## garnet
// unified_computing_system
module unified_computing_system (
    input      [15:0] d_a,           
    input      [15:0] d_b,           
    input      [1:0]  op_code,       
    input             clk,
    input             rstn,
    input             en_a,           
    input             en_b,           
    input             en_result,      
    input             cin,            
    input             bin,            
    output reg [31:0] result,         
    output reg [15:0] remainder,      
    output reg        cout,           
    output reg        bout,           
    output reg        overflow_flag,  
    output reg        error_flag      
);
Size in the first run: about 3100 cells after synthesis, about 84 flip-flops, ~93 I/O pins, roughly 21000 µm² of cells after synthesis.
make LEC_CHECK=0 ABC_AREA=1 CAP_MARGIN=20 CELL_PAD_IN_SITES_GLOBAL_PLACEMENT=2 CORE_MARGIN=2 CORE_UTILIZATION=25 CTS_CLUSTER_DIAMETER=301 CTS_CLUSTER_SIZE=100 GPL_ROUTABILITY_DRIVEN=0 PLACE_DENSITY=0.81 SLEW_MARGIN=0 TNS_END_PERCENT=35 finish   # period 45.5 ns
run.sh (not shown) runs the stock make flow with config.mk's settings and CLKGATE_MAP_FILE=.
[inputs] quartz vs garnet
Settings: CELL_PAD_IN_SITES_GLOBAL_PLACEMENT no longer set, was 2; TNS_END_PERCENT no longer set, was 35; CORE_UTILIZATION now 40, was 25; GPL_ROUTABILITY_DRIVEN no longer set, was 0; CTS_CLUSTER_SIZE no longer set, was 100; PLACE_DENSITY no longer set, was 0.81; CTS_CLUSTER_DIAMETER no longer set, was 301; SLEW_MARGIN now 20, was 0; ABC_AREA no longer set, was 1; the clock period (ns, I/O delays scaled along) now 25.9, was 45.5.
--- outcome ---
The flow did not stop early for quartz: all stages ran, and the layout cleared the timing, DRC and antenna checks. Relative to garnet, achievable frequency increased by about 18% in quartz. Changes observed in quartz relative to garnet: transition time at the pin with the least slew margin moved up; global-route usage moved up.
Input changes introduced in onyx (baseline for comparison: quartz):
Settings: CORE_UTILIZATION: 40 -> 59; CTS_CLUSTER_DIAMETER: unset -> 370; CTS_CLUSTER_SIZE: unset -> 94; the clock period (ns, I/O delays scaled along): 25.9 -> 12.7.
Notes after the runs:
Completing all stages was not enough for onyx: its layout failed the final checks because of setup timing.
Changes observed in onyx relative to quartz: average wire per cell in the routed design now larger, fraction of area in multi-input gates decreased by 5.8 points relative to the old numbers.
Per the comparison of onyx with quartz, normalized max-slew margin went up 20 points; die area went down 17000 µm²; die boundary height went down about 17%; non-clock buffer total of the final layout went up 352.
Per the comparison of onyx with quartz, routed wire length increased 8.3%, post-route clock period utilization rose 110 points.
onyx against quartz; wire length of the first global-routing pass is up by a few percent.
Sort quartz and onyx by maximum clock frequency, descending, and quartz comes first.
What violet does differently from onyx at the input level:
Settings: CTS_CLUSTER_DIAMETER removed (was 370); CTS_CLUSTER_SIZE removed (was 94); CORE_UTILIZATION changed from 59 to 12; the clock period (ns, I/O delays scaled along) changed from 12.7 to 33.5.
### Flow results
violet: all stages complete, timing, DRC and antenna checks passed. violet against onyx: minimum clock period after layout higher, routed wire length lower, number of vias in the routed layout lower.


The RTL this note starts from:
==> flow/design.v <==
module subtractor_16bits(
    input [15:0] a,
    input [15:0] b,
    input bin,
    output [15:0] diff,
    output bout
);
    assign {bout, diff} = a - b - bin;
endmodule
module adder_16bits(
    input [15:0] a,
    input [15:0] b,
    input cin,
    output [15:0] sum,
    output cout
);
    assign {cout, sum} = a + b + cin;
endmodule
module multiplier_16bits(
    input [15:0] a,
    input [15:0] b,
    output [31:0] product
);
    assign product = a * b;
endmodule
module divider_16bits(
    input [15:0] dividend,
    input [15:0] divisor,
    output [15:0] quotient,
    output [15:0] remainder
);
    assign quotient = dividend / divisor;
    assign remainder = dividend % divisor;
endmodule
module dff_16bit (
    input      [15:0] d,
    input             clk,
    input             rstn,
    input             en,
    output reg [15:0] q
);
    always @(posedge clk) begin
        if (!rstn)
            q <= 16'b0;
        else if (en)
            q <= d;
    end
endmodule
module unified_computing_system (
    input      [15:0] d_a,           
    input      [15:0] d_b,           
    input      [1:0]  op_code,       
    input             clk,
    input             rstn,
    input             en_a,           
    input             en_b,           
    input             en_result,      
    input             cin,            
    input             bin,            
    output reg [31:0] result,         
    output reg [15:0] remainder,      
    output reg        cout,           
    output reg        bout,           
    output reg        overflow_flag,  
    output reg        error_flag      
);
    wire [15:0] q_a;            
    wire [15:0] q_b;            
    wire [15:0] sum_result;
    wire        sum_cout;
    wire [15:0] diff_result;
    wire        diff_bout;
    wire [31:0] product_result;
    wire [15:0] quotient_result;
    wire [15:0] remainder_result;
    reg [31:0] temp_result;
    reg [15:0] temp_remainder;
    reg        temp_cout;
    reg        temp_bout;
    reg        temp_overflow;
    reg        temp_error;
    dff_16bit register_a_inst (
        .d   (d_a),
        .clk (clk),
        .rstn(rstn),
        .en  (en_a),
        .q   (q_a)
    );
    dff_16bit register_b_inst (
        .d   (d_b),
        .clk (clk),
        .rstn(rstn),
        .en  (en_b),
        .q   (q_b)
    );
    adder_16bits adder_inst (
        .a   (q_a),
        .b   (q_b),
        .cin (cin),
        .sum (sum_result),
        .cout(sum_cout)
    );
    subtractor_16bits subtractor_inst (
        .a    (q_a),
        .b    (q_b),
        .bin  (bin),
        .diff (diff_result),
        .bout (diff_bout)
    );
    multiplier_16bits multiplier_inst (
        .a      (q_a),
        .b      (q_b),
        .product(product_result)
    );
    divider_16bits divider_inst (
        .dividend (q_a),
        .divisor  (q_b),
        .quotient (quotient_result),
        .remainder(remainder_result)
    );
    always @(*) begin
        temp_result = 32'b0;
        temp_remainder = 16'b0;
        temp_cout = 1'b0;
        temp_bout = 1'b0;
        temp_overflow = 1'b0;
        temp_error = 1'b0;
        case(op_code)
            2'b00: begin  
                temp_result = {16'b0, sum_result};
                temp_cout = sum_cout;
                if ((q_a[15] == q_b[15]) && (sum_result[15] != q_a[15])) begin
                    temp_overflow = 1'b1;
                end
            end
            2'b01: begin  
                temp_result = {16'b0, diff_result};
                temp_bout = diff_bout;
                if ((q_a[15] != q_b[15]) && (diff_result[15] != q_a[15])) begin
                    temp_overflow = 1'b1;
                end
            end
            2'b10: begin  
                temp_result = product_result;
                if (product_result[31:16] != 16'b0 && 
                    product_result[31:16] != 16'hFFFF) begin
                    temp_overflow = 1'b1;
                end
            end
            2'b11: begin  
                if (q_b == 16'b0) begin  
                    temp_result = 32'b0;
                    temp_error = 1'b1;
                end else begin
                    temp_result = {16'b0, quotient_result};  
                    temp_remainder = remainder_result;
                end
            end
            default: begin
            end
        endcase
    end
    always @(posedge clk) begin
        if (!rstn) begin
            result <= 32'b0;
            remainder <= 16'b0;
            cout <= 1'b0;
            bout <= 1'b0;
            overflow_flag <= 1'b0;
            error_flag <= 1'b0;
        end
        else if (en_result) begin
            result <= temp_result;
            remainder <= temp_remainder;
            cout <= temp_cout;
            bout <= temp_bout;
            overflow_flag <= temp_overflow;
            error_flag <= temp_error;
        end
    end
endmodule
export LEC_CHECK = 0
export CAP_MARGIN = 0
export CORE_MARGIN = 2
export CORE_UTILIZATION = 72
export CTS_CLUSTER_DIAMETER = 203
export CTS_CLUSTER_SIZE = 34
export SETUP_SLACK_MARGIN = 3.33
export SLEW_MARGIN = 20
create_clock -name core_clock -period 14.1 [get_ports {clk}]
The starting point failed in clock tree synthesis (4_1_cts) (DPL-0033).
Rerun with:
CAP_MARGIN = 20   (was 0)
CORE_UTILIZATION = 40   (was 72)
CTS_CLUSTER_DIAMETER = not set   (was 203)
CTS_CLUSTER_SIZE = not set   (was 34)
SETUP_SLACK_MARGIN = not set   (was 3.33)
clock period = 26.0 ns   (was 14.1 ns; I/O delays follow)
Result: With this change the flow completed without violations; die size grows by 78%; synthesized cell count does not change; area after synthesis does not change.
Rerun with:
ABC_AREA = 1   (was not set)
CORE_ASPECT_RATIO = 1.91   (was not set)
CORE_UTILIZATION = 59   (was 40)
CTS_CLUSTER_DIAMETER = 396   (was not set)
CTS_CLUSTER_SIZE = 100   (was not set)
MAX_ROUTING_LAYER = met4   (was not set)
PLACE_DENSITY_LB_ADDON = 0.3   (was not set)
SETUP_SLACK_MARGIN = -0.83   (was not set)
SLEW_MARGIN = 5   (was 20)
TNS_END_PERCENT = 5   (was not set)
First-iteration DRC count is lower by 26%.
Via count is higher by 5.2%.
Setup slack improved by 520 ps.
Final cell count is higher by 3.0%.


Starts from the design.v that is shown in full above.
Settings: LEC_CHECK=0, ABC_AREA=1, CAP_MARGIN=20, CELL_PAD_IN_SITES_GLOBAL_PLACEMENT=0, CORE_MARGIN=2, CORE_UTILIZATION=72, GPL_ROUTABILITY_DRIVEN=0, PLACE_DENSITY_LB_ADDON=0.04, SLEW_MARGIN=20, TNS_END_PERCENT=5; clock period 25.1 ns.
The baseline finished but fails on setup timing.
Edit:
ABC_AREA = unset   (was 1)
PLACE_DENSITY_LB_ADDON = 0.2   (was 0.04)
SETUP_SLACK_MARGIN = 3.57   (was unset)
clock period = 25.2 ns   (was 25.1 ns; I/O delays follow)
Now the flow did not get past 5_1_grt on GRT-0116.
Area after synthesis fell by a few percent.
Die area fell by a few percent.
Synthesized cell count goes down by about a fifth.


## run 1
// unified_computing_system: RTL as listed in full above, without the edits since
clock: 20.9 ns
lec_check: 0
cap_margin: 5
cell_pad_in_sites_detail_placement: 1
cell_pad_in_sites_global_placement: 2
core_margin: 2
core_utilization: 25
gpl_routability_driven: 1
hold_slack_margin: 0.27
max_routing_layer: met5
min_routing_layer: met2
place_density: 0.81
setup_slack_margin: 4.0
slew_margin: 40
Ran to the end and failed final checks on setup timing: run 1.
The inputs of run 2 differ from those of run 1 as listed below.
# run 1
export LEC_CHECK = 0
export CAP_MARGIN = 5
export CELL_PAD_IN_SITES_DETAIL_PLACEMENT = 1
export CELL_PAD_IN_SITES_GLOBAL_PLACEMENT = 2
export CORE_MARGIN = 2
export CORE_UTILIZATION = 25
export GPL_ROUTABILITY_DRIVEN = 1
export HOLD_SLACK_MARGIN = 0.27
export MAX_ROUTING_LAYER = met5
export MIN_ROUTING_LAYER = met2
export PLACE_DENSITY = 0.81
export SETUP_SLACK_MARGIN = 4.0
export SLEW_MARGIN = 40
create_clock -name core_clock -period 20.9 [get_ports {clk}]
# run 2
export LEC_CHECK = 0
export ABC_AREA = 1
export CAP_MARGIN = 20
export CELL_PAD_IN_SITES_GLOBAL_PLACEMENT = 2
export CORE_ASPECT_RATIO = 0.5
export CORE_MARGIN = 2
export CORE_UTILIZATION = 25
export CTS_CLUSTER_DIAMETER = 367
export CTS_CLUSTER_SIZE = 100
export GPL_ROUTABILITY_DRIVEN = 0
export PLACE_DENSITY = 0.81
export SLEW_MARGIN = 0
export TNS_END_PERCENT = 5
create_clock -name core_clock -period 45.5 [get_ports {clk}]
## What came out
FAIL: run 1; every other run in run 1 and run 2 is clean
From the logs: run 1 reached the end of the flow and failed the layout checks with setup timing.
Run 2 ends up with a critical path data arrival time that is 4.44 ns higher than in run 1.
Across both runs, mux contribution to synthesized area was lower for run 2 than for run 1.
Run 2 vs run 1, time the final worst path needs with I/O delays and setup went up by 4.40 ns.
Run 1 has a higher area added between synthesis and finish than run 2.
What run 3 does differently from run 2 at the input level:
# run 2
export LEC_CHECK = 0
export ABC_AREA = 1
export CAP_MARGIN = 20
export CELL_PAD_IN_SITES_GLOBAL_PLACEMENT = 2
export CORE_ASPECT_RATIO = 0.5
export CORE_MARGIN = 2
export CORE_UTILIZATION = 25
export CTS_CLUSTER_DIAMETER = 367
export CTS_CLUSTER_SIZE = 100
export GPL_ROUTABILITY_DRIVEN = 0
export PLACE_DENSITY = 0.81
export SLEW_MARGIN = 0
export TNS_END_PERCENT = 5
create_clock -name core_clock -period 45.5 [get_ports {clk}]
# run 3
export LEC_CHECK = 0
export ABC_AREA = 1
export CAP_MARGIN = 20
export CORE_MARGIN = 2
export CORE_UTILIZATION = 67
export CTS_CLUSTER_SIZE = 97
export SLEW_MARGIN = 20
create_clock -name core_clock -period 30.0 [get_ports {clk}]
==> comparison <==
Run 3 vs run 2 — shortest clock period the worst path allows after layout dropped 3.09 ns.
Per the comparison of run 3 with run 2, met2 routing resource usage after global routing grew by 38 points, total stage count of the critical path grew by about 5%, routed wire length shrank by 5800 um.
Re utilization: run 2 and run 3 aren't equal, and the higher value belongs to run 3.
Comparing run 2 and run 3, the higher count of clock-buffer cells in the layout is on run 2.
Of run 2 and run 3, the lower initial standard-cell utilization of the core belongs to run 2.


old:
RTL: the design.v shown in full above, as it stands there.
==> flow/config.mk <==
export PLATFORM = sky130hd
export DESIGN_NAME = unified_computing_system
export DESIGN_NICKNAME = unified_computing_system
export VERILOG_FILES = /design/flow/design.v
export SDC_FILE = /design/flow/constraint.sdc
export NUM_CORES = 4
export LEC_CHECK = 0
export CAP_MARGIN = 20
export CORE_MARGIN = 2
export CORE_UTILIZATION = 72
export PLACE_DENSITY_LB_ADDON = 0.01
export SLEW_MARGIN = 20
==> flow/constraint.sdc <==
create_clock -name core_clock -period 26.5 [get_ports {clk}]
set_input_delay 5.3000 -clock core_clock [delete_from_list [all_inputs] [get_ports {clk}]]
set_output_delay 5.3000 -clock core_clock [all_outputs]
set_load 0.01 [all_outputs]
Every stage of old finished as expected; the final checks, on the other hand, flagged negative setup slack, which means the layout fails.
Inputs modified between old and new:
# old
export LEC_CHECK = 0
export CAP_MARGIN = 20
export CORE_MARGIN = 2
export CORE_UTILIZATION = 72
export PLACE_DENSITY_LB_ADDON = 0.01
export SLEW_MARGIN = 20
create_clock -name core_clock -period 26.5 [get_ports {clk}]
# new
export LEC_CHECK = 0
export CAP_MARGIN = 20
export CELL_PAD_IN_SITES_GLOBAL_PLACEMENT = 0
export CORE_MARGIN = 2
export CORE_UTILIZATION = 72
export CTS_CLUSTER_SIZE = 81
export GPL_ROUTABILITY_DRIVEN = 0
export PLACE_DENSITY_LB_ADDON = 0.01
export SLEW_MARGIN = 20
export TNS_END_PERCENT = 5
create_clock -name core_clock -period 25.2 [get_ports {clk}]
Findings:
On post-layout period usage of the worst path, the lower figure sits with old, not new.
Compared with old, in new final area now larger.
Sort new and old by non-clock buffer total of the final layout asc -> top: old
No crash in new: every stage finished, but the layout fails its final checks due to max-capacitance violations, max-slew violations, negative setup slack.
Of new and old, the run reporting the higher critical path depth was new.


== maple ==
RTL: the design.v shown in full above, as it stands there.
clock: 10.7 ns
lec_check: 0
abc_area: 1
cap_margin: 20
core_margin: 2
core_utilization: 72
cts_cluster_diameter: 375
cts_cluster_size: 10
hold_slack_margin: 0.29
place_density_lb_addon: 0.08
setup_slack_margin: 3.17
slew_margin: 20
tns_end_percent: 10
Flow for maple halted at 5_1_grt, error code GRT-0116.
#### Input delta (harbor over maple)
- CTS_CLUSTER_DIAMETER removed (was 375)
- CORE_UTILIZATION changed from 72 to 65
- PLACE_DENSITY_LB_ADDON removed (was 0.08)
- SETUP_SLACK_MARGIN removed (was 3.17)
- CTS_CLUSTER_SIZE removed (was 10)
- ABC_AREA removed (was 1)
- HOLD_SLACK_MARGIN removed (was 0.29)
- TNS_END_PERCENT removed (was 10)
- the clock period (ns, I/O delays scaled along) changed from 10.7 to 21.2
[summary]
Finished, but not clean: harbor, with setup timing. Reported for harbor and maple, number of levels in the clock H-tree turned out identical to the last digit. harbor vs. maple: total placed instance area -1400 µm²; post-synthesis share of cell area spent on and, or, nand and nor gates -7.8 points; xor/xnor share of the synthesized area +1.6 points.
The following lists how xenon was set up differently from harbor:
- PLACE_DENSITY_LB_ADDON now 0.07, previously not set
- CTS_CLUSTER_SIZE now 81, previously not set
- CORE_UTILIZATION now 71, was 65
- TNS_END_PERCENT now 5, previously not set
- the clock period (ns, I/O delays scaled along) now 25.3, was 21.2
[summary]
STATUS run=xenon STAGES=ALL_DONE FINAL_CHECKS=FAILED CAUSE=setup timing. Changes observed in xenon relative to harbor: via density per instance now larger; instance count along the most critical hold path moved up; first-iteration DRC count went down by 406. Compared with harbor, xenon shows core occupancy in the finished layout lower by 2.1 points.
The inputs of lagoon differ from those of xenon as listed below.
- clearing CTS_CLUSTER_SIZE, which used to be 81
- swapping 71 for 68 in CORE_UTILIZATION
- swapping 25.3 for 26.0 in the clock period (ns, I/O delays scaled along)
[summary]
Sort lagoon and xenon by first-pass detailed-route iteration total, descending, and xenon comes first.
Status: register share of the cell area parity (xenon, lagoon)
The flow completed for lagoon, but it is not clean: the layout still shows setup timing.
Relative to xenon, critical path depth has increased by 2 in lagoon.
lagoon: met2 track demand over resource 3.8 points below xenon
--- input diff lagoon..cedar ---
- CORE_MARGIN changed from 2 to 4
- ABC_AREA newly set to 1
- MAX_ROUTING_LAYER newly set to met5
- TNS_END_PERCENT removed (was 5)
- CELL_PAD_IN_SITES_GLOBAL_PLACEMENT newly set to 1
- PLACE_DENSITY_LB_ADDON changed from 0.07 to 0.13
- CORE_UTILIZATION changed from 68 to 41
- CELL_PAD_IN_SITES_DETAIL_PLACEMENT newly set to 0
- CORE_ASPECT_RATIO newly set to 0.54
- SETUP_SLACK_MARGIN newly set to -0.27
Notes after the runs:
- cedar went all the way through synthesis, placement and routing and the layout is clean on timing, DRC and antenna.
- Final critical path time including I/O delays and setup for cedar: 1.95 ns down relative to lagoon
- Compared with lagoon, cedar has extra setup slack.
- remainder[4]$_SDFFE_PN0P_ as the worst setup path endpoint was reported by lagoon, and remainder[14]$_SDFFE_PN0P_ by cedar.
- Yosys cell count (cedar over lagoon): increase, about 20%
- met1 as the layer with the highest usage was reported by cedar, and met2 by lagoon.
